File: flow/design.v
package axi4_pkg;
    localparam LEN_BITS = 8;
    localparam SIZE_BITS = 3;
    localparam BURST_BITS = 2;
    localparam RESP_BITS = 2;
    typedef bit [LEN_BITS-1:0]  len_t;
    typedef bit [SIZE_BITS-1:0] size_t;
    typedef enum logic [BURST_BITS-1:0] {
        FIXED = 0,
        INCR = 1,
        WRAP = 2
    } burst_t;
    typedef enum logic [RESP_BITS-1:0] {
        OKAY   = 0,
        EXOKAY = 1,
        SLVERR = 2,
        DECERR = 3
    } resp_t;
endpackage
module rtl_sdpram # (
    parameter AWIDTH = 16,
    parameter DWIDTH = 64,
    parameter RAM_STYLE = "auto",
    parameter DOUTB_PIPELINE = 1
) (
    input                   clka,
    input                   ena,
    input  [AWIDTH-1:0]     addra,
    input  [DWIDTH-1:0]     dina,
    input                   clkb,
    input                   enb,
    input  [AWIDTH-1:0]     addrb,
    output [DWIDTH-1:0]     doutb
);
    localparam CASCADE_HEIGHT = 5;
    logic [DWIDTH-1:0]  doutb_int;
    logic [DWIDTH-1:0]  doutb_o;
    logic [DWIDTH-1:0]  memory[2**AWIDTH];
    always_ff @(posedge clka) begin
        if (ena)
            memory[addra] <= dina;
    end
    always_ff @(posedge clkb) begin
        if (enb)
            doutb_int <= memory[addrb];
    end
    if (DOUTB_PIPELINE) begin : gen_doutb_pipeline
        always_ff @(posedge clkb) begin
            doutb_o <= doutb_int;
        end    
    end else begin : gen_doutb_nopipeline
        assign doutb_o = doutb_int;
    end
    assign doutb = doutb_o;
endmodule
module generic_sync_fifo # (
    parameter DWIDTH = 64,
    parameter AWIDTH = 10,
    parameter RAM_STYLE = "auto",
    parameter ALMOST_EMPTY_THRESH = 2,
    parameter ALMOST_FULL_THRESH = 2**AWIDTH-2,
    parameter EARLY_READ = 1,
    parameter OUTPUT_PIPELINE = 0
) (
    input  logic                clk,
    input  logic                rst,
    input  logic                wvalid,
    output logic                wready,
    input  logic [DWIDTH-1:0]   wdata,
    output logic                walmost_full,
    output logic                rvalid,
    input  logic                rready,
    output logic [DWIDTH-1:0]   rdata,
    output logic                ralmost_empty,
    output logic [AWIDTH:0]     data_count
);
    if (ALMOST_EMPTY_THRESH <= 0 || ALMOST_EMPTY_THRESH >= 2**AWIDTH) begin
        $error("ALMOST_EMPTY_THRESH is not valid");
    end
    if (ALMOST_FULL_THRESH <= 0 || ALMOST_FULL_THRESH >= 2**AWIDTH) begin
        $error("ALMOST_FULL_THRESH is not valid");
    end
    logic                       mem_wen;
    logic [AWIDTH:0]            mem_waddr;
    logic [AWIDTH:0]            mem_waddr_next;
    logic                       mem_ren;
    logic [AWIDTH:0]            mem_raddr;
    logic [AWIDTH:0]            mem_raddr_next;
    rtl_sdpram # (
        .AWIDTH(AWIDTH),
        .DWIDTH(DWIDTH),
        .RAM_STYLE(RAM_STYLE),
        .DOUTB_PIPELINE(0)
    ) i_ram (
        .clka(clk),
        .ena(mem_wen),
        .addra(mem_waddr[AWIDTH-1:0]),
        .dina(wdata),
        .clkb(clk),
        .enb(EARLY_READ ? 1'b1 : mem_ren),
        .addrb(EARLY_READ ? mem_raddr_next[AWIDTH-1:0] : mem_raddr[AWIDTH-1:0]),
        .doutb(rdata)
    );
    logic                       wfull;
    assign                      wready = !wfull;
    assign                      mem_wen = wvalid && wready;
    assign                      mem_waddr_next = mem_wen ? mem_waddr + 1'b1 : mem_waddr;
    logic                       rempty;
if (EARLY_READ) begin
    assign                      rvalid = !rempty;
    assign                      mem_ren = rvalid && rready;
end else begin
    always_ff @(posedge clk or posedge rst) begin
        if (rst) begin
            rvalid <= 0;
        end else begin
            if (mem_ren) begin
                rvalid <= 1;
            end else if (rready) begin
                rvalid <= 0;
            end
        end
    end
    assign                      mem_ren = !rempty && !(rvalid && !rready);
end
    assign                      mem_raddr_next = mem_ren ? mem_raddr + 1'b1 : mem_raddr;
    assign                      data_count = mem_waddr - mem_raddr;
    always_ff @(posedge clk or posedge rst) begin
        if (rst) begin
            wfull <= 1;
            walmost_full <= 1;
        end else begin
            wfull <= {~mem_waddr_next[AWIDTH], mem_waddr_next[AWIDTH-1:0]} == mem_raddr;
            walmost_full <= data_count >= ALMOST_FULL_THRESH;  
        end
    end
    always_ff @(posedge clk or posedge rst) begin
        if (rst) begin
            rempty <= 1;
            ralmost_empty <= 1;
        end else begin
            rempty <= mem_waddr == mem_raddr_next;
            ralmost_empty <= data_count < ALMOST_EMPTY_THRESH;
        end
    end
    always_ff @(posedge clk or posedge rst) begin
        if (rst) begin
            mem_waddr <= '0;
            mem_raddr <= '0;
        end else begin
            if (mem_wen) begin
                mem_waddr <= mem_waddr + 1'b1;
            end
            if (mem_ren) begin
                mem_raddr <= mem_raddr + 1'b1;
            end
        end
    end
endmodule
module dmac_addr_gen # (
    parameter int ADDR_WD = 32,
    parameter int MAX_BURST_LEN = 16  
) (
    input [ADDR_WD-1:0]             req_addr,
    input [ADDR_WD-1:0]             req_length,
    input [axi4_pkg::SIZE_BITS-1:0] req_size,
    output [ADDR_WD-1:0]            next_addr,
    output [ADDR_WD-1:0]            next_length,
    output [axi4_pkg::LEN_BITS-1:0] burst_len,
    output                          req_last
);
    wire [ADDR_WD-1:0] aligned_len_bytes = (1 << ($clog2(MAX_BURST_LEN) + req_size)) - (req_addr & ((1 << ($clog2(MAX_BURST_LEN) + req_size)) - 1));
    wire [ADDR_WD-1:0] burst_len_bytes = aligned_len_bytes > req_length ? req_length : aligned_len_bytes;
    wire [ADDR_WD-1:0] aligned_req_addr = req_addr & ~((1 << req_size) - 1);
    wire [ADDR_WD-1:0] burst_len_trans = (req_addr + burst_len_bytes + ((1 << req_size) - 1) - aligned_req_addr) >> req_size;
    assign next_addr = req_addr + aligned_len_bytes;
    assign next_length = req_length - burst_len_bytes;
    assign req_last = next_length == 0;
    assign burst_len = burst_len_trans - 1;
endmodule
module dmac_read_req_gen # (
    parameter int ADDR_WD = 32,
    parameter int DATA_WD = 32,
    parameter int CHANNEL_COUNT = 8,  
    parameter int MAX_BURST_LEN = 16,  
    localparam int STRB_WD = DATA_WD / 8
) (
    input                               clk,
    input                               rst,
    input                               cmd_valid,
    output logic                        cmd_ready,
    input [ADDR_WD-1:0]                 cmd_src_addr,
    input [ADDR_WD-1:0]                 cmd_dst_addr,
    input [1:0]                         cmd_burst,
    input [ADDR_WD-1:0]                 cmd_len,
    input [2:0]                         cmd_size,
    output logic                        rd_req_valid,
    input                               rd_req_ready,
    output [ADDR_WD-1:0]                rd_req_addr,
    output [axi4_pkg::BURST_BITS-1:0]   rd_req_burst,
    output [axi4_pkg::LEN_BITS-1:0]     rd_req_len,
    output [axi4_pkg::SIZE_BITS-1:0]    rd_req_size,
    output                              cmd_out_valid,
    input                               cmd_out_ready,
    output [$clog2(ADDR_WD/8)-1:0]      cmd_out_src_offset,
    output [ADDR_WD-1:0]                cmd_out_dst_addr,
    output [1:0]                        cmd_out_burst,
    output [ADDR_WD-1:0]                cmd_out_len,
    output [2:0]                        cmd_out_size
);
    logic cmd_blocking;
    logic cmd_out_blocking;
    logic rd_req_fired;
    logic cmd_out_fired;
    logic [ADDR_WD-1:0] next_addr;
    logic [ADDR_WD-1:0] next_length;
    logic [axi4_pkg::LEN_BITS-1:0] burst_len;
    logic               req_last;
    logic [ADDR_WD-1:0]                 rd_req_addr_reg;
    logic [ADDR_WD-1:0]                 rd_req_length_reg;
    logic [axi4_pkg::BURST_BITS-1:0]    rd_req_burst_reg;
    logic [axi4_pkg::SIZE_BITS-1:0]     rd_req_size_reg;
    logic                               rd_req_last;
    logic                               rd_req_last_reg;
    dmac_addr_gen # (
        .ADDR_WD(ADDR_WD),
        .MAX_BURST_LEN(MAX_BURST_LEN)  
    ) i_addr_gen (
        .req_addr(rd_req_addr_reg),
        .req_length(rd_req_length_reg),
        .req_size(rd_req_size_reg),
        .next_addr,
        .next_length,
        .burst_len,
        .req_last
    );
    assign cmd_ready = (!rd_req_valid || (rd_req_ready && rd_req_last)) && 
        (( cmd_out_ready) || cmd_out_fired);
    always_ff @(posedge clk or posedge rst) begin
        if (rst) begin
            cmd_blocking <= 0;
        end else begin
            if (cmd_valid && !cmd_ready) begin
                cmd_blocking <= 1;
            end else if (cmd_ready) begin
                cmd_blocking <= 0;
            end
        end
    end
    always_ff @(posedge clk or posedge rst) begin
        if (rst) begin
            cmd_out_blocking <= 0;
        end else begin
            if (cmd_out_valid && !cmd_out_ready) begin
                cmd_out_blocking <= 1;
            end else if (cmd_out_ready) begin
                cmd_out_blocking <= 0;
            end
        end
    end
    always_ff @(posedge clk or posedge rst) begin
        if (rst) begin
            rd_req_fired <= 0;
        end else begin
            if (cmd_valid && cmd_ready) begin
                rd_req_fired <= 0;
            end else if (rd_req_valid && rd_req_ready) begin
                rd_req_fired <= 1;
            end
        end
    end
    always_ff @(posedge clk or posedge rst) begin
        if (rst) begin
            rd_req_addr_reg <= '0;
            rd_req_length_reg <= '0;
            rd_req_burst_reg <= '0;
            rd_req_size_reg <= '0;
            rd_req_last_reg <= 0;
        end else begin
            if (cmd_valid && cmd_ready || cmd_valid && !rd_req_valid && !rd_req_last ) begin
                rd_req_addr_reg   <= cmd_src_addr;
                rd_req_length_reg <= cmd_len;
                rd_req_burst_reg  <= cmd_burst;
                rd_req_size_reg   <= cmd_size;
                rd_req_last_reg       <= req_last;
            end else if (rd_req_valid && rd_req_ready) begin  
                rd_req_addr_reg   <= next_addr;
                rd_req_length_reg <= next_length;
                rd_req_last_reg       <= req_last;
            end
        end
    end
    assign rd_req_last = req_last;
    always_ff @(posedge clk or posedge rst) begin
        if (rst) begin
            rd_req_valid <= 0;
        end else begin
            if (cmd_valid && cmd_ready || cmd_valid && !rd_req_valid && !rd_req_last ) begin
                rd_req_valid <= 1;
            end else if (rd_req_valid  && rd_req_ready && rd_req_last) begin
                rd_req_valid <= 0;
            end
        end
    end
    assign rd_req_addr  = rd_req_addr_reg;
    assign rd_req_burst = rd_req_burst_reg;
    assign rd_req_len   = burst_len;
    assign rd_req_size  = rd_req_size_reg;
    always_ff @(posedge clk or posedge rst) begin
        if (rst) begin
            cmd_out_fired <= 0;
        end else begin
            if (cmd_valid && cmd_ready)
                cmd_out_fired <= 0;
            else if (cmd_out_valid && cmd_out_ready)
                cmd_out_fired <= 1;
        end
    end
    assign cmd_out_valid = cmd_valid && !cmd_out_fired;
    assign cmd_out_src_offset = cmd_src_addr[$clog2(ADDR_WD/8)-1:0];
    assign cmd_out_dst_addr = cmd_dst_addr;
    assign cmd_out_burst = cmd_burst;
    assign cmd_out_len = cmd_len;
    assign cmd_out_size = cmd_size;
endmodule
module dmac_read_initiator # (
    parameter integer ADDR_WD = 32,
    parameter integer DATA_WD = 32,
    parameter int CHANNEL_COUNT = 8,  
    parameter int MAX_BURST_LEN = 16,  
    localparam integer STRB_WD = DATA_WD / 8
) (
    input                               clk,
    input                               rst,
    input                               rd_req_valid,
    output                              rd_req_ready,
    input [ADDR_WD-1:0]                 rd_req_addr,
    input [axi4_pkg::BURST_BITS-1:0]    rd_req_burst,
    input [axi4_pkg::LEN_BITS-1:0]      rd_req_len,
    input [axi4_pkg::SIZE_BITS-1:0]     rd_req_size,
    output logic                        m_axi_arvalid,
    input                               m_axi_arready,
    output logic [ADDR_WD-1:0]          m_axi_araddr,
    output logic [7:0]                  m_axi_arlen,
    output logic [2:0]                  m_axi_arsize,
    output logic [1:0]                  m_axi_arburst
);
    assign m_axi_arvalid = rd_req_valid;
    assign rd_req_ready  = m_axi_arready;
    assign m_axi_araddr  = rd_req_addr;
    assign m_axi_arlen   = rd_req_len;
    assign m_axi_arsize  = rd_req_size;
    assign m_axi_arburst = rd_req_burst;
endmodule
module dmac_read_handler # (
    parameter int ADDR_WD = 32,
    parameter int DATA_WD = 32,
    parameter int CHANNEL_COUNT = 8,  
    parameter int MAX_BURST_LEN = 16,  
    localparam int STRB_WD = DATA_WD / 8
) (
    input                               clk,
    input                               rst,
    output                              data_out_valid,
    input                               data_out_ready,
    output [DATA_WD-1:0]                data_out,
    output                              data_out_last,
    output                              rd_resp_valid,
    input wire                          m_axi_rvalid,
    output wire                         m_axi_rready,
    input wire [DATA_WD-1:0]            m_axi_rdata,
    input wire [1:0]                    m_axi_rresp,
    input wire                          m_axi_rlast
);
    assign data_out_valid = m_axi_rvalid;
    assign m_axi_rready = data_out_ready;
    assign data_out_last = m_axi_rlast;
    assign data_out = m_axi_rdata;
    assign rd_resp_valid = m_axi_rvalid && m_axi_rready && m_axi_rlast;
endmodule
module dmac_read # (
    parameter int ADDR_WD = 32,
    parameter int DATA_WD = 32,
    parameter int CHANNEL_COUNT = 8,  
    parameter int MAX_BURST_LEN = 16,  
    localparam int STRB_WD = DATA_WD / 8
) (
    input                               clk,
    input                               rst,
    input                               cmd_valid,
    output logic                        cmd_ready,
    input [ADDR_WD-1:0]                 cmd_src_addr,
    input [ADDR_WD-1:0]                 cmd_dst_addr,
    input [1:0]                         cmd_burst,
    input [ADDR_WD-1:0]                 cmd_len,
    input [2:0]                         cmd_size,
    output                              cmd_out_valid,
    input                               cmd_out_ready,
    output [$clog2(ADDR_WD/8)-1:0]      cmd_out_src_offset,
    output [ADDR_WD-1:0]                cmd_out_dst_addr,
    output [1:0]                        cmd_out_burst,
    output [ADDR_WD-1:0]                cmd_out_len,
    output [2:0]                        cmd_out_size,
    output                              data_out_valid,
    input                               data_out_ready,
    output [DATA_WD-1:0]                data_out,
    output                              data_out_last,
    output wire                         m_axi_arvalid,
    output wire [ADDR_WD-1:0]           m_axi_araddr,
    output wire [7:0]                   m_axi_arlen,
    output wire [2:0]                   m_axi_arsize,
    output wire [1:0]                   m_axi_arburst,
    input wire                          m_axi_arready,
    input wire                          m_axi_rvalid,
    input wire [DATA_WD-1:0]            m_axi_rdata,
    input wire [1:0]                    m_axi_rresp,
    input wire                          m_axi_rlast,
    output wire                         m_axi_rready
);
    logic                               rd_req_valid;
    logic                               rd_req_ready;
    logic [ADDR_WD-1:0]                 rd_req_addr;
    logic [axi4_pkg::BURST_BITS-1:0]    rd_req_burst;
    logic [axi4_pkg::LEN_BITS-1:0]      rd_req_len;
    logic [axi4_pkg::SIZE_BITS-1:0]     rd_req_size;
    dmac_read_req_gen # (
        .ADDR_WD(ADDR_WD),
        .DATA_WD(DATA_WD),
        .CHANNEL_COUNT(CHANNEL_COUNT),  
        .MAX_BURST_LEN(MAX_BURST_LEN)  
    ) i_req_gen (
        .clk,
        .rst,
        .cmd_valid,
        .cmd_ready,
        .cmd_src_addr,
        .cmd_dst_addr,
        .cmd_burst,
        .cmd_len,
        .cmd_size,
        .rd_req_valid,
        .rd_req_ready,
        .rd_req_addr,
        .rd_req_burst,
        .rd_req_len,
        .rd_req_size,
        .cmd_out_valid,
        .cmd_out_ready,
        .cmd_out_src_offset,
        .cmd_out_dst_addr,
        .cmd_out_burst,
        .cmd_out_len,
        .cmd_out_size
    );
    dmac_read_initiator # (
        .ADDR_WD(ADDR_WD),
        .DATA_WD(DATA_WD),
        .CHANNEL_COUNT(CHANNEL_COUNT),  
        .MAX_BURST_LEN(MAX_BURST_LEN)  
    ) i_initiator (
        .clk,
        .rst,
        .rd_req_valid,
        .rd_req_ready,
        .rd_req_addr,
        .rd_req_burst,
        .rd_req_len,
        .rd_req_size,
        .m_axi_arvalid,
        .m_axi_araddr,
        .m_axi_arlen,
        .m_axi_arsize,
        .m_axi_arburst,
        .m_axi_arready
    );
    dmac_read_handler # (
        .ADDR_WD(ADDR_WD),
        .DATA_WD(DATA_WD),
        .CHANNEL_COUNT(CHANNEL_COUNT),  
        .MAX_BURST_LEN(MAX_BURST_LEN)  
    ) i_handler (
        .clk,
        .rst,
        .data_out_valid,
        .data_out_ready,
        .data_out,
        .data_out_last,
        .rd_resp_valid(),
        .m_axi_rvalid,
        .m_axi_rdata,
        .m_axi_rresp,
        .m_axi_rlast,
        .m_axi_rready
    );
endmodule
module dmac_buffer # (
    parameter int ADDR_WD = 32,
    parameter int DATA_WD = 32,
    parameter int CHANNEL_COUNT = 8,  
    parameter int MAX_BURST_LEN = 16  
) (
    input clk,
    input rst,
    input                           cmd_in_valid,
    output logic                    cmd_in_ready,
    input [$clog2(ADDR_WD/8)-1:0]   cmd_in_src_offset,
    input [ADDR_WD-1:0]             cmd_in_dst_addr,
    input [1:0]                     cmd_in_burst,
    input [ADDR_WD-1:0]             cmd_in_len,
    input [2:0]                     cmd_in_size,
    input                           data_in_valid,
    output                          data_in_ready,
    input [DATA_WD-1:0]             data_in,
    input                           data_in_last,
    output                          cmd_out_valid,
    input                           cmd_out_ready,
    output [$clog2(ADDR_WD/8)-1:0]  cmd_out_src_offset,
    output [ADDR_WD-1:0]            cmd_out_dst_addr,
    output [1:0]                    cmd_out_burst,
    output [ADDR_WD-1:0]            cmd_out_len,
    output [2:0]                    cmd_out_size,
    output                          data_out_valid,
    input                           data_out_ready,
    output [DATA_WD-1:0]            data_out,
    output                          data_out_last
);
    localparam int CMD_WIDTH = $clog2(ADDR_WD/8) + ADDR_WD + 2 + ADDR_WD + 3;
    wire [CMD_WIDTH-1:0] cmd_in = {cmd_in_src_offset, cmd_in_dst_addr, cmd_in_burst, cmd_in_len, cmd_in_size};
    wire [CMD_WIDTH-1:0] cmd_out;
    assign {cmd_out_src_offset, cmd_out_dst_addr, cmd_out_burst, cmd_out_len, cmd_out_size} = cmd_out;
    generic_sync_fifo # (
        .DWIDTH(CMD_WIDTH),
        .AWIDTH(3)
    ) i_cmd_buf (
        .clk,
        .rst,
        .wvalid(cmd_in_valid),
        .wready(cmd_in_ready),
        .wdata (cmd_in),
        .walmost_full(),
        .rvalid(cmd_out_valid),
        .rready(cmd_out_ready),
        .rdata (cmd_out),
        .ralmost_empty(),
        .data_count()
    );
    generic_sync_fifo # (
        .DWIDTH(DATA_WD + 1),
        .AWIDTH($clog2(MAX_BURST_LEN) + 1)
    ) i_data_buf (
        .clk,
        .rst,
        .wvalid(data_in_valid),
        .wready(data_in_ready),
        .wdata ({data_in, data_in_last}),
        .walmost_full(),
        .rvalid(data_out_valid),
        .rready(data_out_ready),
        .rdata ({data_out, data_out_last}),
        .ralmost_empty(),
        .data_count()
    );
endmodule
module dmac_write_req_gen # (
    parameter int ADDR_WD = 32,
    parameter int DATA_WD = 32,
    parameter int CHANNEL_COUNT = 8,  
    parameter int MAX_BURST_LEN = 16,  
    localparam int STRB_WD = DATA_WD / 8
) (
    input                           clk,
    input                           rst,
    input                           cmd_in_valid,
    output logic                    cmd_in_ready,
    input [$clog2(ADDR_WD/8)-1:0]   cmd_in_src_offset,
    input [ADDR_WD-1:0]             cmd_in_dst_addr,
    input [1:0]                     cmd_in_burst,
    input [ADDR_WD-1:0]             cmd_in_len,
    input [2:0]                     cmd_in_size,
    output logic                        wr_req_valid,
    input                               wr_req_ready,
    output [ADDR_WD-1:0]                wr_req_addr,
    output [axi4_pkg::BURST_BITS-1:0]   wr_req_burst,
    output [axi4_pkg::LEN_BITS-1:0]     wr_req_len,
    output [$clog2(ADDR_WD/8)-1:0]      wr_req_data_offset,  
    output [axi4_pkg::SIZE_BITS-1:0]    wr_req_size,
    output                              wr_req_last
);
    logic cmd_blocking;
    logic wr_req_fired;
    logic cmd_out_fired;
    logic [ADDR_WD-1:0] next_addr;
    logic [ADDR_WD-1:0] next_length;
    logic [axi4_pkg::LEN_BITS-1:0] burst_len;
    logic               req_last;
    logic [ADDR_WD-1:0]                 wr_req_addr_reg;
    logic [ADDR_WD-1:0]                 wr_req_length_reg;
    logic [axi4_pkg::BURST_BITS-1:0]    wr_req_burst_reg;
    logic [$clog2(ADDR_WD/8)-1:0]       wr_req_data_offset_reg;
    logic [axi4_pkg::SIZE_BITS-1:0]     wr_req_size_reg;
    dmac_addr_gen # (
        .ADDR_WD(ADDR_WD),
        .MAX_BURST_LEN(MAX_BURST_LEN)  
    ) i_addr_gen (
        .req_addr(wr_req_addr_reg),
        .req_length(wr_req_length_reg),
        .req_size(wr_req_size_reg),
        .next_addr,
        .next_length,
        .burst_len,
        .req_last
    );
    assign cmd_in_ready = (wr_req_ready && wr_req_last) || !wr_req_valid;
    always_ff @(posedge clk or posedge rst) begin
        if (rst) begin
            cmd_blocking <= 0;
        end else begin
            if (cmd_in_valid && !cmd_in_ready) begin
                cmd_blocking <= 1;
            end else if (cmd_in_ready) begin
                cmd_blocking <= 0;
            end
        end
    end
    always_ff @(posedge clk or posedge rst) begin
        if (rst) begin
            wr_req_fired <= 0;
        end else begin
            if (cmd_in_valid && cmd_in_ready) begin
                wr_req_fired <= 0;
            end else if (wr_req_valid && wr_req_ready) begin
                wr_req_fired <= 1;
            end
        end
    end
    always_ff @(posedge clk or posedge rst) begin
        if (rst) begin
            wr_req_addr_reg <= '0;
            wr_req_length_reg <= '0;
            wr_req_burst_reg <= '0;
            wr_req_data_offset_reg <= '0;
            wr_req_size_reg <= '0;
        end else begin
            if (cmd_in_valid && cmd_in_ready || cmd_in_valid && !wr_req_valid ) begin
                wr_req_addr_reg   <= cmd_in_dst_addr;
                wr_req_length_reg <= cmd_in_len;
                wr_req_burst_reg  <= cmd_in_burst;
                wr_req_data_offset_reg <= cmd_in_src_offset;
                wr_req_size_reg   <= cmd_in_size;
            end else if (wr_req_valid && wr_req_ready) begin  
                wr_req_addr_reg   <= next_addr;
                wr_req_length_reg <= next_length;
            end
        end
    end
    assign wr_req_last = req_last;
    always_ff @(posedge clk or posedge rst) begin
        if (rst) begin
            wr_req_valid <= 0;
        end else begin
            if (cmd_in_valid)
                wr_req_valid <= 1;
            else if (wr_req_valid  && wr_req_ready && wr_req_last)
                wr_req_valid <= 0;
        end
    end
    assign wr_req_addr  = wr_req_addr_reg;
    assign wr_req_burst = wr_req_burst_reg;
    assign wr_req_len   = burst_len;
    assign wr_req_data_offset = wr_req_data_offset_reg;
    assign wr_req_size  = wr_req_size_reg;
endmodule
module dmac_write_initiator # (
    parameter int ADDR_WD = 32,
    parameter int DATA_WD = 32,
    parameter int CHANNEL_COUNT = 8,  
    parameter int MAX_BURST_LEN = 16,  
    localparam int STRB_WD = DATA_WD / 8
) (
    input                               clk,
    input                               rst,
    input                               wr_req_valid,
    output                              wr_req_ready,
    input [ADDR_WD-1:0]                 wr_req_addr,
    input [axi4_pkg::BURST_BITS-1:0]    wr_req_burst,
    input [axi4_pkg::LEN_BITS-1:0]      wr_req_len,
    input [$clog2(ADDR_WD/8)-1:0]       wr_req_data_offset,  
    input [axi4_pkg::SIZE_BITS-1:0]     wr_req_size,
    input                               wr_req_last,  
    input                               data_in_valid,
    output logic                        data_in_ready,
    input  [DATA_WD-1:0]                data_in,
    input                               data_in_last,
    output logic                m_axi_awvalid,
    input wire                  m_axi_awready,
    output logic [ADDR_WD-1:0]  m_axi_awaddr,
    output logic [7:0]          m_axi_awlen,
    output logic [2:0]          m_axi_awsize,
    output logic [1:0]          m_axi_awburst,
    output logic                m_axi_wvalid,
    input wire                  m_axi_wready,
    output logic [DATA_WD-1:0]  m_axi_wdata,
    output logic [STRB_WD-1:0]  m_axi_wstrb,
    output logic                m_axi_wlast
);
    localparam MAX_BURST_BYTES = MAX_BURST_LEN * (ADDR_WD / 8);
    logic wr_req_blocking;
    wire  aw_active = m_axi_awvalid;
    logic wr_active;
    always_ff @(posedge clk or posedge rst) begin
        if (rst) begin
            wr_req_blocking <= 0;
        end else begin
            if (wr_req_valid && !wr_req_ready) begin
                wr_req_blocking <= 1;
            end else if (wr_req_ready) begin
                wr_req_blocking <= 0;
            end
        end
    end
    always_ff @(posedge clk or posedge rst) begin
        if(rst) begin
            wr_active <= 0;
        end else begin
            if (wr_req_valid && wr_req_ready) begin
                wr_active <= 1;
            end else if (m_axi_wvalid && m_axi_wready && m_axi_wlast) begin
                wr_active <= 0;
            end
        end
    end
    assign wr_req_ready = !(aw_active && !m_axi_awready) && !(wr_active && !(m_axi_wvalid && m_axi_wready && m_axi_wlast));
    logic               data_in_q_valid;
    logic [DATA_WD-1:0] data_in_q;
    logic [$clog2(ADDR_WD/8):0] data_shift_bytes;
    logic [$clog2(ADDR_WD/8):0] data_shift_bytes_reg;
    wire  wr_delay = wr_req_data_offset > wr_req_addr[$clog2(ADDR_WD/8)-1:0];  
    logic wr_delay_reg;
    wire  wr_delay_all = !wr_req_blocking ? wr_delay : wr_delay_reg;
    logic wr_delay_done;
    assign data_shift_bytes[$clog2(ADDR_WD/8)]     = data_shift_bytes[$clog2(ADDR_WD/8)-1:0] == 0;
    assign data_shift_bytes[$clog2(ADDR_WD/8)-1:0] = wr_req_data_offset - wr_req_addr[$clog2(ADDR_WD/8)-1:0];
    always_ff @(posedge clk or posedge rst) begin
        if(rst) begin
            data_in_q_valid <= 0;
            data_in_q <= '0;
        end else begin
            if (data_in_valid && data_in_ready) begin
                data_in_q_valid <= 1;
            end else if (m_axi_wvalid && m_axi_wready) begin
                data_in_q_valid <= data_in_valid;
            end
            if (data_in_valid && data_in_ready) begin
                data_in_q <= data_in;
            end
        end
    end
    always_ff @(posedge clk or posedge rst) begin
        if (rst) begin
            data_shift_bytes_reg <= '0;
        end else begin
            if (wr_req_valid && !wr_req_blocking) begin
                data_shift_bytes_reg <= data_shift_bytes;
            end
        end
    end
    always_ff @(posedge clk or posedge rst) begin
        if (rst) begin
            wr_delay_reg <= 0;
        end else begin
            if (wr_req_valid && !wr_req_blocking) begin
                wr_delay_reg <= wr_delay;
            end
        end
    end
    always_comb begin
        data_in_ready =   m_axi_wready;
        if (!wr_active || m_axi_wvalid && m_axi_wlast && (m_axi_awvalid && !m_axi_awready)) begin
            data_in_ready = 0;
        end
        if (wr_req_valid && wr_req_ready)
            data_in_ready = 1;
    end
    always_ff @(posedge clk or posedge rst) begin
        if(rst) begin
            m_axi_awvalid <= 0;
            m_axi_awlen <= '0;
            m_axi_awaddr <= '0;
            m_axi_awsize <= '0;
            m_axi_awburst <= '0;
        end else begin
            if (wr_req_valid && wr_req_ready) begin
                m_axi_awvalid <= 1;
                m_axi_awaddr  <= wr_req_addr;
                m_axi_awlen   <= wr_req_len;
                m_axi_awsize  <= wr_req_size;
                m_axi_awburst <= wr_req_burst;
            end else if (m_axi_awready) begin
                m_axi_awvalid <= 0;
            end
        end
    end
    logic [$clog2(MAX_BURST_BYTES)-1:0] wr_counter;
    always_ff @(posedge clk or posedge rst) begin
        if(rst) begin
            wr_counter <= '0;
        end else begin
            if (wr_req_valid && wr_req_ready) begin
                wr_counter <= wr_req_len;
            end else if (m_axi_wvalid && m_axi_wready && !m_axi_wlast) begin
                wr_counter <= wr_counter - 1;
            end
        end
    end
    logic wr_waiting_data;  
    always_ff @(posedge clk or posedge rst) begin
        if (rst) begin
            wr_waiting_data <= 0;
        end else begin
            if (wr_req_valid && wr_req_ready || wr_waiting_data) begin
                wr_waiting_data <= !(data_in_valid && data_in_ready && (wr_delay_all ? data_in_q_valid : 1));
            end
        end
    end
    always_ff @(posedge clk or posedge rst) begin
        if (rst) begin
            m_axi_wvalid <= 0;
        end else begin
            if (wr_req_valid && wr_req_ready || wr_waiting_data) begin
                m_axi_wvalid <= data_in_valid && data_in_ready && (wr_delay_all ? data_in_q_valid : 1);
            end else if (m_axi_wvalid && m_axi_wready && m_axi_wlast) begin
                m_axi_wvalid <= 0;
            end else if (wr_active) begin
                m_axi_wvalid <= (m_axi_wvalid && !m_axi_wready) || (data_in_valid && data_in_ready);
            end
        end
    end
    always_ff @(posedge clk or posedge rst) begin
        if (rst) begin
            m_axi_wstrb <= '0;
        end else begin
            m_axi_wstrb <= '1;
        end
    end
    always_ff @(posedge clk or posedge rst) begin
        if (rst) begin
            m_axi_wlast <= 0;
        end else begin
            if (wr_req_valid && wr_req_ready) begin
                m_axi_wlast <= wr_req_len == 0;
            end else if (m_axi_wvalid && m_axi_wready) begin
                m_axi_wlast <= wr_counter == 1;
            end
        end
    end
    always_ff @(posedge clk) begin
        if (data_in_valid && data_in_ready) begin
            m_axi_wdata <= {data_in, data_in_q} >> ({3'b0, data_shift_bytes_reg} << 3);
        end
    end
endmodule
module dmac_write_handler # (
    parameter int ADDR_WD = 32,
    parameter int DATA_WD = 32,
    parameter int CHANNEL_COUNT = 8,  
    parameter int MAX_BURST_LEN = 16,  
    localparam int STRB_WD = DATA_WD / 8
) (
    input                       clk,
    input                       rst,
    input wire                  m_axi_bvalid,
    input wire [1:0]            m_axi_bresp,
    output wire                 m_axi_bready
);
  assign m_axi_bready = 1;
endmodule
module dmac_write # (
    parameter int ADDR_WD = 32,
    parameter int DATA_WD = 32,
    parameter int CHANNEL_COUNT = 8,  
    parameter int MAX_BURST_LEN = 16,  
    localparam int STRB_WD = DATA_WD / 8
) (
    input                           clk,
    input                           rst,
    input                           cmd_in_valid,
    output logic                    cmd_in_ready,
    input [$clog2(ADDR_WD/8)-1:0]   cmd_in_src_offset,
    input [ADDR_WD-1:0]             cmd_in_dst_addr,
    input [1:0]                     cmd_in_burst,
    input [ADDR_WD-1:0]             cmd_in_len,
    input [2:0]                     cmd_in_size,
    input                           data_in_valid,
    output                          data_in_ready,
    input  [DATA_WD-1:0]            data_in,
    input                           data_in_last,
    output wire                 m_axi_awvalid,
    output wire [ADDR_WD-1:0]   m_axi_awaddr,
    output wire [7:0]           m_axi_awlen,
    output wire [2:0]           m_axi_awsize,
    output wire [1:0]           m_axi_awburst,
    input wire                  m_axi_awready,
    output wire                 m_axi_wvalid,
    output wire [DATA_WD-1:0]   m_axi_wdata,
    output wire [STRB_WD-1:0]   m_axi_wstrb,
    output wire                 m_axi_wlast,
    input wire                  m_axi_wready,
    input wire                  m_axi_bvalid,
    input wire [1:0]            m_axi_bresp,
    output wire                 m_axi_bready
);
    logic                               wr_req_valid;
    logic                               wr_req_ready;
    logic [ADDR_WD-1:0]                 wr_req_addr;
    logic [axi4_pkg::BURST_BITS-1:0]    wr_req_burst;
    logic [axi4_pkg::LEN_BITS-1:0]      wr_req_len;
    logic [$clog2(ADDR_WD/8)-1:0]       wr_req_data_offset;
    logic [axi4_pkg::SIZE_BITS-1:0]     wr_req_size;
    logic                               wr_req_last;
    dmac_write_req_gen # (
        .ADDR_WD(ADDR_WD),
        .DATA_WD(DATA_WD),
        .CHANNEL_COUNT(CHANNEL_COUNT),  
        .MAX_BURST_LEN(MAX_BURST_LEN)  
    ) i_req_gen (
        .clk,
        .rst,
        .cmd_in_valid,
        .cmd_in_ready,
        .cmd_in_src_offset,
        .cmd_in_dst_addr,
        .cmd_in_burst,
        .cmd_in_len,
        .cmd_in_size,
        .wr_req_valid,
        .wr_req_ready,
        .wr_req_addr,
        .wr_req_burst,
        .wr_req_len,
        .wr_req_data_offset,
        .wr_req_size,
        .wr_req_last
    );
    dmac_write_initiator # (
        .ADDR_WD(32),
        .DATA_WD(32),
        .CHANNEL_COUNT(8),  
        .MAX_BURST_LEN(16)  
    ) i_initiator (
        .clk,
        .rst,
        .wr_req_valid,
        .wr_req_ready,
        .wr_req_addr,
        .wr_req_burst,
        .wr_req_len,
        .wr_req_data_offset,
        .wr_req_size,
        .wr_req_last,
        .data_in_valid,
        .data_in_ready,
        .data_in,
        .data_in_last,
        .m_axi_awvalid,
        .m_axi_awaddr,
        .m_axi_awlen,
        .m_axi_awsize,
        .m_axi_awburst,
        .m_axi_awready,
        .m_axi_wvalid,
        .m_axi_wdata,
        .m_axi_wstrb,
        .m_axi_wlast,
        .m_axi_wready
    );
    dmac_write_handler # (
        .ADDR_WD(32),
        .DATA_WD(32),
        .CHANNEL_COUNT(8),  
        .MAX_BURST_LEN(16)  
    ) i_handler (
        .clk,
        .rst,
        .m_axi_bvalid,
        .m_axi_bresp,
        .m_axi_bready
    );
endmodule
module axi_dma_controller #(
    parameter int ADDR_WD = 32,
    parameter int DATA_WD = 32,
    parameter int CHANNEL_COUNT = 8,  
    parameter int MAX_BURST_LEN = 16,  
    localparam int STRB_WD = DATA_WD / 8
) (
    input wire                    clk,
    input wire                    rst,
    input wire                    cmd_valid,
    input wire [ADDR_WD-1:0]      cmd_src_addr,
    input wire [ADDR_WD-1:0]      cmd_dst_addr,
    input wire [1:0]              cmd_burst,
    input wire [ADDR_WD-1:0]      cmd_len,
    input wire [2:0]              cmd_size,
    output wire                   cmd_ready,
    output wire                   M_AXI_ARVALID,
    output wire [ADDR_WD-1:0]     M_AXI_ARADDR,
    output wire [7:0]             M_AXI_ARLEN,
    output wire [2:0]             M_AXI_ARSIZE,
    output wire [1:0]             M_AXI_ARBURST,
    input wire                    M_AXI_ARREADY,
    input wire                    M_AXI_RVALID,
    input wire [DATA_WD-1:0]      M_AXI_RDATA,
    input wire [1:0]              M_AXI_RRESP,
    input wire                    M_AXI_RLAST,
    output wire                   M_AXI_RREADY,
    output wire                   M_AXI_AWVALID,
    output wire [ADDR_WD-1:0]     M_AXI_AWADDR,
    output wire [7:0]             M_AXI_AWLEN,
    output wire [2:0]             M_AXI_AWSIZE,
    output wire [1:0]             M_AXI_AWBURST,
    input wire                    M_AXI_AWREADY,
    output wire                   M_AXI_WVALID,
    output wire [DATA_WD-1:0]     M_AXI_WDATA,
    output wire [STRB_WD-1:0]     M_AXI_WSTRB,
    output wire                   M_AXI_WLAST,
    input wire                    M_AXI_WREADY,
    input wire                    M_AXI_BVALID,
    input wire [1:0]              M_AXI_BRESP,
    output wire                   M_AXI_BREADY
);
    logic                           buf_cmd_in_valid;
    logic                           buf_cmd_in_ready;
    logic [$clog2(ADDR_WD/8)-1:0]   buf_cmd_in_src_offset;
    logic [ADDR_WD-1:0]             buf_cmd_in_dst_addr;
    logic [1:0]                     buf_cmd_in_burst;
    logic [ADDR_WD-1:0]             buf_cmd_in_len;
    logic [2:0]                     buf_cmd_in_size;
    logic                           buf_cmd_out_valid;
    logic                           buf_cmd_out_ready;
    logic [$clog2(ADDR_WD/8)-1:0]   buf_cmd_out_src_offset;
    logic [ADDR_WD-1:0]             buf_cmd_out_dst_addr;
    logic [1:0]                     buf_cmd_out_burst;
    logic [ADDR_WD-1:0]             buf_cmd_out_len;
    logic [2:0]                     buf_cmd_out_size;
    logic                           buf_data_in_valid;
    logic                           buf_data_in_ready;
    logic [DATA_WD-1:0]             buf_data_in;
    logic                           buf_data_in_last;
    logic                           buf_data_out_valid;
    logic                           buf_data_out_ready;
    logic [DATA_WD-1:0]             buf_data_out;
    logic                           buf_data_out_last;
    dmac_read # (
        .ADDR_WD(ADDR_WD),
        .DATA_WD(DATA_WD),
        .CHANNEL_COUNT(CHANNEL_COUNT),  
        .MAX_BURST_LEN(MAX_BURST_LEN)  
    ) i_rd (
        .clk,
        .rst,
        .cmd_valid,
        .cmd_ready,
        .cmd_src_addr,
        .cmd_dst_addr,
        .cmd_burst,
        .cmd_len,
        .cmd_size,
        .cmd_out_valid(buf_cmd_in_valid),
        .cmd_out_ready(buf_cmd_in_ready),
        .cmd_out_src_offset(buf_cmd_in_src_offset),
        .cmd_out_dst_addr(buf_cmd_in_dst_addr),
        .cmd_out_burst(buf_cmd_in_burst),
        .cmd_out_len(buf_cmd_in_len),
        .cmd_out_size(buf_cmd_in_size),
        .data_out_valid(buf_data_in_valid),
        .data_out_ready(buf_data_in_ready),
        .data_out(buf_data_in),
        .data_out_last(buf_data_in_last),
        .m_axi_arvalid(M_AXI_ARVALID),
        .m_axi_araddr(M_AXI_ARADDR),
        .m_axi_arlen(M_AXI_ARLEN),
        .m_axi_arsize(M_AXI_ARSIZE),
        .m_axi_arburst(M_AXI_ARBURST),
        .m_axi_arready(M_AXI_ARREADY),
        .m_axi_rvalid(M_AXI_RVALID),
        .m_axi_rdata(M_AXI_RDATA),
        .m_axi_rresp(M_AXI_RRESP),
        .m_axi_rlast(M_AXI_RLAST),
        .m_axi_rready(M_AXI_RREADY)
    );
    dmac_buffer # (
        .ADDR_WD(ADDR_WD),
        .DATA_WD(DATA_WD),
        .CHANNEL_COUNT(CHANNEL_COUNT)
    ) i_buf(
        .clk,
        .rst,
        .cmd_in_valid(buf_cmd_in_valid),
        .cmd_in_ready(buf_cmd_in_ready),
        .cmd_in_src_offset(buf_cmd_in_src_offset),
        .cmd_in_dst_addr(buf_cmd_in_dst_addr),
        .cmd_in_burst(buf_cmd_in_burst),
        .cmd_in_len(buf_cmd_in_len),
        .cmd_in_size(buf_cmd_in_size),
        .data_in_valid(buf_data_in_valid),
        .data_in_ready(buf_data_in_ready),
        .data_in(buf_data_in),
        .data_in_last(buf_data_in_last),
        .cmd_out_valid(buf_cmd_out_valid),
        .cmd_out_ready(buf_cmd_out_ready),
        .cmd_out_src_offset(buf_cmd_out_src_offset),
        .cmd_out_dst_addr(buf_cmd_out_dst_addr),
        .cmd_out_burst(buf_cmd_out_burst),
        .cmd_out_len(buf_cmd_out_len),
        .cmd_out_size(buf_cmd_out_size),
        .data_out_valid(buf_data_out_valid),
        .data_out_ready(buf_data_out_ready),
        .data_out(buf_data_out),
        .data_out_last(buf_data_out_last)
    );
    dmac_write # (
        .ADDR_WD(ADDR_WD),
        .DATA_WD(DATA_WD),
        .CHANNEL_COUNT(CHANNEL_COUNT),  
        .MAX_BURST_LEN(MAX_BURST_LEN)  
    ) i_wr (
        .clk,
        .rst,
        .cmd_in_valid(buf_cmd_out_valid),
        .cmd_in_ready(buf_cmd_out_ready),
        .cmd_in_src_offset(buf_cmd_out_src_offset),
        .cmd_in_dst_addr(buf_cmd_out_dst_addr),
        .cmd_in_burst(buf_cmd_out_burst),
        .cmd_in_len(buf_cmd_out_len),
        .cmd_in_size(buf_cmd_out_size),
        .data_in_valid(buf_data_out_valid),
        .data_in_ready(buf_data_out_ready),
        .data_in(buf_data_out),
        .data_in_last(buf_data_out_last),
        .m_axi_awvalid(M_AXI_AWVALID),
        .m_axi_awaddr(M_AXI_AWADDR),
        .m_axi_awlen(M_AXI_AWLEN),
        .m_axi_awsize(M_AXI_AWSIZE),
        .m_axi_awburst(M_AXI_AWBURST),
        .m_axi_awready(M_AXI_AWREADY),
        .m_axi_wvalid(M_AXI_WVALID),
        .m_axi_wdata(M_AXI_WDATA),
        .m_axi_wstrb(M_AXI_WSTRB),
        .m_axi_wlast(M_AXI_WLAST),
        .m_axi_wready(M_AXI_WREADY),
        .m_axi_bvalid(M_AXI_BVALID),
        .m_axi_bresp(M_AXI_BRESP),
        .m_axi_bready(M_AXI_BREADY)
    );
    if (ADDR_WD % 8 != 0) $error("ADDR_WD is not multiple of 8");
    if (DATA_WD % 8 != 0) $error("DATA_WD is not multiple of 8");
    if (2 ** $clog2(ADDR_WD / 8) != ADDR_WD / 8) $error("ADDR_WD is not power of 2");
    if (2 ** $clog2(DATA_WD / 8) != DATA_WD / 8) $error("DATA_WD is not power of 2");
    if (2 ** $clog2(MAX_BURST_LEN) != MAX_BURST_LEN) $error("MAX_BURST_LEN is not power of 2");
    if (MAX_BURST_LEN <= 0 || MAX_BURST_LEN > 256)   $error("MAX_BURST_LEN is invalid");
endmodule
File: flow/run.sh
#!/bin/bash
# the make line also repeats each setting of config.mk as NAME=value (left out here)
make -C /OpenROAD-flow-scripts/flow DESIGN_CONFIG=/design/flow/config.mk WORK_HOME=/design/flow/orfs CLKGATE_MAP_FILE= finish
File: flow/config.mk
export PLATFORM = sky130hd
export DESIGN_NAME = axi_dma_controller
export DESIGN_NICKNAME = axi_dma_controller
export VERILOG_FILES = /design/flow/design.v
export SDC_FILE = /design/flow/constraint.sdc
export NUM_CORES = 4
export LEC_CHECK = 0
export CAP_MARGIN = 20
export CORE_ASPECT_RATIO = 0.71
export CORE_MARGIN = 2
export CORE_UTILIZATION = 65
export CTS_CLUSTER_SIZE = 41
export GPL_ROUTABILITY_DRIVEN = 1
export GPL_TIMING_DRIVEN = 1
export MAX_ROUTING_LAYER = met5
export PLACE_DENSITY_LB_ADDON = 0.0
export SETUP_SLACK_MARGIN = 1.08
export SLEW_MARGIN = 10
File: flow/constraint.sdc
create_clock -name core_clock -period 6.42 [get_ports {clk}]
set_input_delay 1.2840 -clock core_clock [delete_from_list [all_inputs] [get_ports {clk}]]
set_output_delay 1.2840 -clock core_clock [all_outputs]
set_load 0.01 [all_outputs]
==> results of run 1 <==
[area by class of cell]
class | instances | area (µm²)
clock buffers | 239 | 5030
inverters | 223 | 862.1
well taps | 1904 | 2382
repair buffers | 1505 | 14840
fillers | 7009 | 24370
clock inverters | 89 | 937.1
flip-flops and latches | 1989 | 57410
multi-input cells | 3803 | 36940
diodes | 44 | 110.1
[per-stage QoR]
step / instances / util / power [mW] / cell area (µm²) / hold WS (ps)
floorplan: 6386 / - / 41.06 / 94700 / 402.5
global placement: 9160 / 0.7439 / 57.23 / 106300 / 450.5
detailed placement: 9160 / 0.7440 / 58.07 / 106300 / 463.3
CTS: 9659 / 0.8110 / 71.12 / 115900 / 479.0
global route: 9763 / 0.8288 / 77.66 / 118400 / 505.4
finish: 9796 / 0.8294 / 74.43 / 118500 / 475.8
[layer usage]
| metal | wire, µm | up-vias | GRT usage |
|---|---|---|---|
| li1 | - | 27880 | - |
| met1 | 113200 | 33650 | 0.5952 |
| met2 | 140300 | 5832 | 0.6141 |
| met3 | 48560 | 1033 | 0.1321 |
| met4 | 14300 | 20 | 0.1632 |
| met5 | 114 | - | 0 |
[repair_timing]
action / 4_1_cts / 5_1_grt
hold buffers: 0 / 0
setup endpoints to repair: 243 / 243
pin swaps: 209 / 225
cloned: 41 / 9
gates resized: 387 / 343
setup buffers: 130 / 69
==> reports/qor.csv, run 1 <==
stage,metric,value,unit
status,outcome,"complete, but fails checks",
status,so_faults,negative setup slack,
worst_setup_path,critPathMaxFanout,7,
synthesis,ys_sh_simple,0.05943,
clock_tree,cts_tree,done,
sta,maxSlewHeadroom,0.2326,
synthesis,mux_share,0.1382,
routing,vias,68410,
routing,routed_wl,316500,µm
clock_tree,path_clk_slew,70,ps
synthesis,synthXorXnorAreaFrac,0.01805,
power_and_ir_drop,p_int,44.15,mW
final_layout,nets,8122,
worst_setup_path,cp-end-kind,register,
synthesis,top_area_frac,0.5233,
synthesis,yosys.area_share.aoi,0.1032,
synthesis,postSynthSeqShare,0.6158,
placed_design,pre_cts_slack,-3786,ps
die,initial_core_util,0.6522,
routing,drc,0,
final_layout,area_growth,27.17,%
sta,fin_tns_setup,-722660,ps
die,die_h,323.1,µm
sta,finalHoldViolCount,0,
synthesis,area_leaders,"edfxtp_1, mux4_2, dfrtp_1",
sta,layout_min_cycle_time,10150,ps
worst_setup_path,critPathMostFrequentCell,buf_6,
synthesis,synth.most_common_cell,edfxtp_1,
worst_setup_path,endpoint,i_buf.i_cmd_buf.i_ram.doutb_int[3],
power_and_ir_drop,top_power_group,combinational cells,
sta,period_used_share,1.582,
routing,via_per_inst,6.984,
synthesis,synth-main-ff-cell,edfxtp_1,
routing,first_pass_iters,11,
power_and_ir_drop,switching_power,30.28,mW
grt,grt_pass1_wl,446900,µm
synthesis,yosysTopAreaCell,edfxtp_1,
grt,first_global_vias,66380,
clock_tree,cts-root-buf,clkbuf_16,
power_and_ir_drop,pwr-share-seq,0.228,
grt,antenna_found_initial,27,
synthesis,yosys.cell_types.count,109,
placed_design,dp.final_hpwl,183000,µm
clock_tree,clk_path_buf_depth,3,
sta,max_freq,98.49,MHz
die,io_pins,279,
synthesis,ys_area,93190,µm²
synthesis,ys_top_cells_by_count,"edfxtp_1, nand2_1, mux4_2, nor2_1, mux2_2",
clock_tree,htreeDepth,4,
clock_tree,worstSkewPairLatency,850,ps
synthesis,ys_async_sr_fraction,0.1317,
synthesis,synth_cells,6355,
die,die_area,146500,µm²
power_and_ir_drop,pg_clk,11.1,mW
power_and_ir_drop,powerSeq,17.0,mW
worst_setup_path,start_kind,register,
worst_setup_path,cp_num_buf_inv,13,
worst_setup_path,r2r_slack,-3730,ps
worst_setup_path,slowest_delay,590,ps
synthesis,adder_share,0.03942,
placed_design,place.gp.congestion,0.9509,
synthesis,ys_cells,6355,
worst_setup_path,cp_data_arrival_time,10840,ps
synthesis,avgSynthCellArea,14.66,µm²
sta,finalMaxSlewViolations,0,
grt,track_usage,0.4202,
routing,drt_iter0_markers,12280,
clock_tree,clock_sinks,1989,
power_and_ir_drop,leakagePower,44.62,nW
worst_hold_path,hold-path-endpoint,i_wr.i_initiator.m_axi_awaddr[9],
worst_setup_path,critPathSlowestCell,or4_4,
sta,tightest_slew,1147,ps
worst_hold_path,hold-path-cell-count,2,
routing,antenna_left,0,
grt,grt_max_degree,162,
worst_hold_path,min_path_type,register to register,
routing,wl_per_cell,32.31,µm
sta,setup_viol,243,
power_and_ir_drop,ir_worst_vdd,1.036,mV
die,rows,117,
worst_setup_path,r2r-end,i_buf.i_cmd_buf.i_ram.doutb_int[3],
synthesis,edf_count,1624,
power_and_ir_drop,combPwrFrac,0.623,
sta,rsz0062_at_grt,true,
power_and_ir_drop,pg_comb,46.4,mW
worst_setup_path,worstSetupStartpoint,i_wr.i_req_gen.wr_req_size_reg[1],
synthesis,logic_family,multiplexers,
worst_hold_path,holdCritStartpoint,i_wr.i_initiator.m_axi_awaddr[9],
power_and_ir_drop,swShare,0.4068,
die,die_w,453.4,µm
job,cap_violations,0,
worst_setup_path,critical_path_class,register to register,
synthesis,ys.flops,1989,
sta,skew,63.34,ps
job,log.warning_count,53,
worst_setup_path,cp.depth,50,
grt,overflow,0,
worst_setup_path,r2r_cells,50,
die,core,142900,µm²
power_and_ir_drop,clkPwrFrac,0.149,
worst_setup_path,cp.required,7110,ps
worst_setup_path,r2r_start,i_wr.i_req_gen.wr_req_size_reg[1],
placed_design,portBuffers,271,
sta,worst_slack,-3733,ps
synthesis,syn_area,93190,µm²
clock_tree,cts_buffers,178,
power_and_ir_drop,power_per_cell_area,628.1,nW/µm²
worst_setup_path,cp_top_family,simple AND/OR/NAND/NOR gates,
synthesis,synth_warnings,7,
==> run 2: changes to the inputs <==
CORE_ASPECT_RATIO = default   (was 0.71)
CORE_UTILIZATION = 70   (was 65)
CTS_CLUSTER_SIZE = 37   (was 41)
GPL_ROUTABILITY_DRIVEN = default   (was 1)
GPL_TIMING_DRIVEN = default   (was 1)
HOLD_SLACK_MARGIN = 0.27   (was default)
MAX_ROUTING_LAYER = default   (was met5)
PLACE_DENSITY_LB_ADDON = 0.03   (was 0.0)
SETUP_SLACK_MARGIN = 1.83   (was 1.08)
SLEW_MARGIN = 0   (was 10)
TNS_END_PERCENT = 5   (was default)
clock period = 6.48 ns   (was 6.42 ns; I/O delays follow)
==> reports/qor.csv, run 2 <==
stage,metric,value,unit,change
status,outcome,aborted with a tool error,,
status,flow.stopped_at,global routing,,
status,error,[ERROR GRT-0116] Global routing finished with congestion. Check the congestion regions in the DRC Viewer.,,
synthesis,synth_cells,6355,,unchanged
synthesis,ys_async_sr_fraction,0.1317,,unchanged
clock_tree,cts-root-buf,clkbuf_16,,
synthesis,yosysTopAreaCell,edfxtp_1,,
die,rows,133,,+14%
synthesis,avgSynthCellArea,14.66,µm²,unchanged
synthesis,edf_count,1624,,unchanged
synthesis,synth_warnings,7,,unchanged
synthesis,mux_share,0.1382,,unchanged
synthesis,ys_area,93190,µm²,unchanged
grt,track_usage,0.6302,,
clock_tree,cts_buffers,190,,+6.7%
placed_design,place.gp.congestion,0.9314,,-2.1%
synthesis,ys.flops,1989,,unchanged
synthesis,yosys.cell_types.count,109,,unchanged
synthesis,adder_share,0.03942,,unchanged
clock_tree,clk_path_buf_depth,3,,unchanged
synthesis,syn_area,93190,µm²,unchanged
die,initial_core_util,0.7071,,+0.05484
synthesis,logic_family,multiplexers,,
die,io_pins,279,,unchanged
synthesis,synthXorXnorAreaFrac,0.01805,,unchanged
placed_design,portBuffers,271,,unchanged
synthesis,area_leaders,"edfxtp_1, mux4_2, dfrtp_1",,
clock_tree,htreeDepth,4,,unchanged
synthesis,ys_cells,6355,,unchanged
die,die_w,368.9,µm,-19%
die,core,131800,µm²,-7.8%
synthesis,synth.most_common_cell,edfxtp_1,,
synthesis,top_area_frac,0.5233,,unchanged
synthesis,yosys.area_share.aoi,0.1032,,unchanged
die,die_area,136100,µm²,-7.1%
synthesis,ys_top_cells_by_count,"edfxtp_1, nand2_1, mux4_2, nor2_1, mux2_2",,
placed_design,dp.final_hpwl,194500,µm,+6.3%
synthesis,synth-main-ff-cell,edfxtp_1,,
clock_tree,clock_sinks,1989,,unchanged
die,die_h,368.9,µm,+14%
synthesis,ys_sh_simple,0.05943,,unchanged
grt,overflow,72,,
synthesis,postSynthSeqShare,0.6158,,unchanged
[run 2: metal layers]
layer  GRT overflow  track usage
met1              1       0.6817
met2             37       0.8213
met5              0       0.2105
met3              1       0.4513
met4             33       0.4845
[run 2: metrics by stage]
stage          worst slack, ps  cell area (µm²)  cells   TNS, ps  power, mW
2_1_floorplan            -3116            93620   6386  -1274710      39.05
3_3_place_gp             -3998           104900   8950   -734070      54.28
3_5_place_dp             -4140           104900   8950   -779510      56.12
4_1_cts                  -3794           114700   9472   -719500      72.72
[run 2: repair_timing]
item                       4_1_cts
setup buffers                  157
pin swaps                      190
gates resized                  465
hold buffers                     0
cloned                           5
setup endpoints to repair      271
==> run 3: changes to the inputs <==
ABC_AREA = 1   (was default)
CAP_MARGIN = 25   (was 20)
CORE_MARGIN = 4   (was 2)
CORE_UTILIZATION = 31   (was 70)
CTS_CLUSTER_DIAMETER = 38   (was default)
CTS_CLUSTER_SIZE = default   (was 37)
GPL_ROUTABILITY_DRIVEN = 0   (was default)
GPL_TIMING_DRIVEN = 1   (was default)
HOLD_SLACK_MARGIN = default   (was 0.27)
PLACE_DENSITY_LB_ADDON = 0.04   (was 0.03)
SETUP_SLACK_MARGIN = default   (was 1.83)
SLEW_MARGIN = 20   (was 0)
TNS_END_PERCENT = default   (was 5)
clock period = 12.0 ns   (was 6.48 ns; I/O delays follow)
==> reports/qor.csv, run 3 <==
stage,metric,value,unit,change
die,die_h,560.3,µm,+52%
sta,layout_min_cycle_time,11390,ps,
grt,overflow,0,,
power_and_ir_drop,pg_clk,11.7,mW,
worst_setup_path,r2r_start,i_wr.i_req_gen.wr_req_size_reg[1],,
synthesis,synth_cells,9482,,+49%
clock_tree,cts_tree,done,,
synthesis,ys_async_sr_fraction,0.1317,,unchanged
die,initial_core_util,0.3118,,-0.3953
routing,vias,70730,,
routing,drc,0,,
synthesis,ys.flops,1989,,unchanged
placed_design,dp.final_hpwl,209100,µm,+7.5%
synthesis,avgSynthCellArea,9.974,µm²,-32%
synthesis,synth-main-ff-cell,edfxtp_1,,
worst_hold_path,hold-path-cell-count,1,,
grt,grt_pass1_wl,483300,µm,
power_and_ir_drop,leakagePower,47.86,nW,
power_and_ir_drop,power_per_cell_area,340.7,nW/µm²,
synthesis,synth_warnings,7,,unchanged
routing,wl_per_cell,23.19,µm,
grt,first_global_vias,69710,,
placed_design,portBuffers,271,,unchanged
power_and_ir_drop,top_power_group,combinational cells,,
worst_setup_path,cp-end-kind,output port,,
worst_setup_path,critPathSlowestCell,clkdlybuf4s50_1,,
clock_tree,ctsHoldBuffers,0,,unchanged
die,core,303300,µm²,+130%
worst_setup_path,cp_data_arrival_time,8990,ps,
worst_hold_path,holdCritStartpoint,i_buf.i_cmd_buf.rempty,,
synthesis,yosys.area_share.aoi,0.1132,,+0.01002
sta,worst_slack,609.4,ps,
worst_setup_path,worstSetupStartpoint,i_rd.i_req_gen.rd_req_size_reg[1],,
synthesis,ys_top_cells_by_count,"nand2_1, edfxtp_1, inv_1, o21ai_0, nor2_1",,
die,io_pins,279,,unchanged
job,log.warning_count,76,,
synthesis,area_leaders,"edfxtp_1, nand2_1, dfrtp_1",,
final_layout,area_growth,24.20,%,
synthesis,synthXorXnorAreaFrac,0.01380,,-0.004246
synthesis,syn_area,94570,µm²,+1.5%
worst_setup_path,cp_top_family,AND-OR/OR-AND gates,,
power_and_ir_drop,clkPwrFrac,0.293,,
status,outcome,finished clean,,
die,die_w,560.3,µm,+52%
clock_tree,clk_path_buf_depth,4,,+1
synthesis,synth.most_common_cell,nand2_1,,
synthesis,ys_sh_simple,0.1564,,+0.09695
worst_setup_path,r2r_slack,1190,ps,
die,die_area,314000,µm²,+130%
clock_tree,clock_sinks,1989,,unchanged
sta,finalHoldViolCount,0,,
routing,via_per_inst,4.945,,
clock_tree,cts_buffers,423,,+120%
synthesis,ys_area,94570,µm²,+1.5%
worst_setup_path,r2r-end,i_buf.i_cmd_buf.i_ram.doutb_int[15],,
job,cap_violations,0,,
routing,antenna_left,0,,
worst_setup_path,start_kind,register,,
power_and_ir_drop,pg_comb,19.2,mW,
power_and_ir_drop,swShare,0.4342,,
clock_tree,cts-root-buf,clkbuf_16,,
routing,routed_wl,331600,µm,
sta,skew,102.2,ps,
synthesis,edf_count,1624,,unchanged
worst_setup_path,cp.required,9600,ps,
power_and_ir_drop,pwr-share-seq,0.227,,
routing,drt_iter0_markers,5062,,
synthesis,postSynthSeqShare,0.6068,,-0.009003
synthesis,mux_share,0.0002117,,-0.1380
sta,setup_viol,0,,
worst_setup_path,critical_path_class,register to output port,,
synthesis,ys_cells,9482,,+49%
sta,finalMaxSlewViolations,0,,
worst_setup_path,endpoint,M_AXI_ARLEN[4],,
power_and_ir_drop,ir_worst_vdd,0.3435,mV,
synthesis,logic_family,simple AND/OR/NAND/NOR gates,,
sta,period_used_share,0.9492,,
synthesis,top_area_frac,0.5157,,-0.007650
worst_setup_path,cp_num_buf_inv,7,,
sta,rsz0062_at_grt,true,,
synthesis,yosys.cell_types.count,65,,-40%
sta,max_freq,87.79,MHz,
worst_setup_path,critPathMaxFanout,11,,
worst_hold_path,min_path_type,register to register,,
power_and_ir_drop,combPwrFrac,0.480,,
grt,track_usage,0.2053,,
synthesis,yosysTopAreaCell,edfxtp_1,,
die,rows,202,,+52%
worst_setup_path,cp.depth,46,,
grt,antenna_found_initial,62,,
clock_tree,path_clk_slew,50,ps,
clock_tree,htreeDepth,5,,+1
worst_setup_path,critPathMostFrequentCell,nand2_1,,
power_and_ir_drop,powerSeq,9.08,mW,
worst_setup_path,slowest_delay,570,ps,
placed_design,pre_cts_slack,584.5,ps,+4724 ps
power_and_ir_drop,switching_power,17.38,mW,
routing,first_pass_iters,6,,
sta,maxSlewHeadroom,0.2896,,
grt,grt_max_degree,167,,
synthesis,adder_share,0.03874,,-0.0006821
clock_tree,worstSkewPairLatency,920,ps,
final_layout,nets,10350,,
power_and_ir_drop,p_int,22.64,mW,
worst_hold_path,hold-path-endpoint,i_wr.i_req_gen.wr_req_valid,,
power_and_ir_drop,p_total,40.02,mW,
worst_setup_path,r2r_cells,53,,
sta,tightest_slew,1064,ps,
[run 3: what timing repair did]
action / 4_1_cts / 5_1_grt
setup endpoints to repair: 7 / 8
pin swaps: 2 / 7
resized: 11 / 39
buffers inserted: 2 / 8
[run 3: metrics by stage]
step	hold WS, ps	cells	TNS (ps)	utilization	area (µm²)
floorplan	402.5	9513	0	-	94690
finish	443.9	14300	0	0.3873	117500
global route	460.1	14280	-409.4	0.3871	117400
detailed placement	439.8	13470	0	0.3385	102700
global placement	440.6	13460	0	0.3380	102500
CTS	448.7	14270	0	0.3865	117200
[run 3: layer usage]
metal  track usage  part of all wire  up-vias  wire [µm]
met5             0           0.00021        -         69
li1              -                 -    33630          -
met1        0.2958              0.48    34870     157900
met2        0.3254              0.45     1731     150000
met4       0.04839             0.022       12       7307
met3       0.03044             0.049      485      16340
[run 3: cell type report]
type                       instances  area, µm²
tap                             3978       4977
inverter                        1211       4586
sequential                      1989      57390
fill                           29800     185800
antenna                           26      65.06
timing repair buffer             488       4745
multi-input combinational       5816      31180
clock inverter                   284       3336
clock buffer                     510      11180
==> run 4: changes to the inputs <==
CAP_MARGIN = 20   (was 25)
CORE_MARGIN = 2   (was 4)
CORE_UTILIZATION = 70   (was 31)
CTS_CLUSTER_DIAMETER = default   (was 38)
GPL_ROUTABILITY_DRIVEN = default   (was 0)
GPL_TIMING_DRIVEN = default   (was 1)
PLACE_DENSITY_LB_ADDON = 0.23   (was 0.04)
SETUP_SLACK_MARGIN = 1.2   (was default)
clock period = 4.03 ns   (was 12.0 ns; I/O delays follow)
==> reports/qor.csv, run 4 <==
stage,metric,value,unit,change
status,outcome,aborted with a tool error,,
status,flow.stopped_at,global routing,,
status,error,[ERROR GRT-0232] Routing congestion too high. Check the congestion heatmap in the GUI.,,
synthesis,synth_cells,9482,,unchanged
die,rows,134,,-34%
synthesis,synth.most_common_cell,nand2_1,,
clock_tree,cts_buffers,189,,-55%
synthesis,mux_share,0.0002117,,unchanged
synthesis,synth_warnings,7,,unchanged
grt,overflow,967,,
die,die_area,138100,µm²,-56%
clock_tree,ctsHoldBuffers,0,,unchanged
placed_design,portBuffers,271,,unchanged
die,initial_core_util,0.7069,,+0.3950
clock_tree,clk_path_buf_depth,3,,-1
die,die_h,371.6,µm,-34%
clock_tree,cts-root-buf,clkbuf_16,,
synthesis,ys_cells,9482,,unchanged
placed_design,place.gp.congestion,0.9697,,
synthesis,avgSynthCellArea,9.974,µm²,unchanged
synthesis,ys.flops,1989,,unchanged
synthesis,adder_share,0.03874,,unchanged
synthesis,ys_top_cells_by_count,"nand2_1, edfxtp_1, inv_1, o21ai_0, nor2_1",,
synthesis,area_leaders,"edfxtp_1, nand2_1, dfrtp_1",,
synthesis,ys_area,94570,µm²,unchanged
synthesis,synthXorXnorAreaFrac,0.01380,,unchanged
synthesis,synth-main-ff-cell,edfxtp_1,,
synthesis,ys_sh_simple,0.1564,,unchanged
placed_design,place_inst,12300,,-8.7%
die,core,133800,µm²,-56%
synthesis,edf_count,1624,,unchanged
synthesis,yosys.cell_types.count,65,,unchanged
clock_tree,htreeDepth,4,,-1
die,io_pins,279,,unchanged
die,die_w,371.6,µm,-34%
synthesis,logic_family,simple AND/OR/NAND/NOR gates,,
clock_tree,clock_sinks,1989,,unchanged
synthesis,top_area_frac,0.5157,,unchanged
synthesis,ys_async_sr_fraction,0.1317,,unchanged
synthesis,postSynthSeqShare,0.6068,,unchanged
grt,track_usage,0.7943,,
synthesis,yosys.area_share.aoi,0.1132,,unchanged
synthesis,syn_area,94570,µm²,unchanged
placed_design,dp.final_hpwl,186400,µm,-11%
synthesis,yosysTopAreaCell,edfxtp_1,,
## run 4: per-stage QoR
stage	utilization	hold WS (ps)	setup TNS (ps)	setup slack (ps)	area [µm²]
after floorplan	-	402.5	-1535260	-3473	95150
after global placement	0.8149	431.3	-901640	-4212	109000
after CTS	0.9056	427.4	-874050	-4449	121200
after detailed placement	0.8149	452.5	-950860	-4313	109000
## run 4: routing by layer
layer  overflow  global-route usage
met2        422              0.9317
met4        364              0.7374
met1         78              0.7969
met3         98              0.6882
met5          5              0.4668
## run 4: what timing repair did
action | in CTS
endpoints found under the setup margin | 281
gates cloned | 69
setup buffers | 210
pin swaps | 272
resized | 657
endpoints found under the hold margin | 0
Power is estimated from default activity; no workload was simulated.
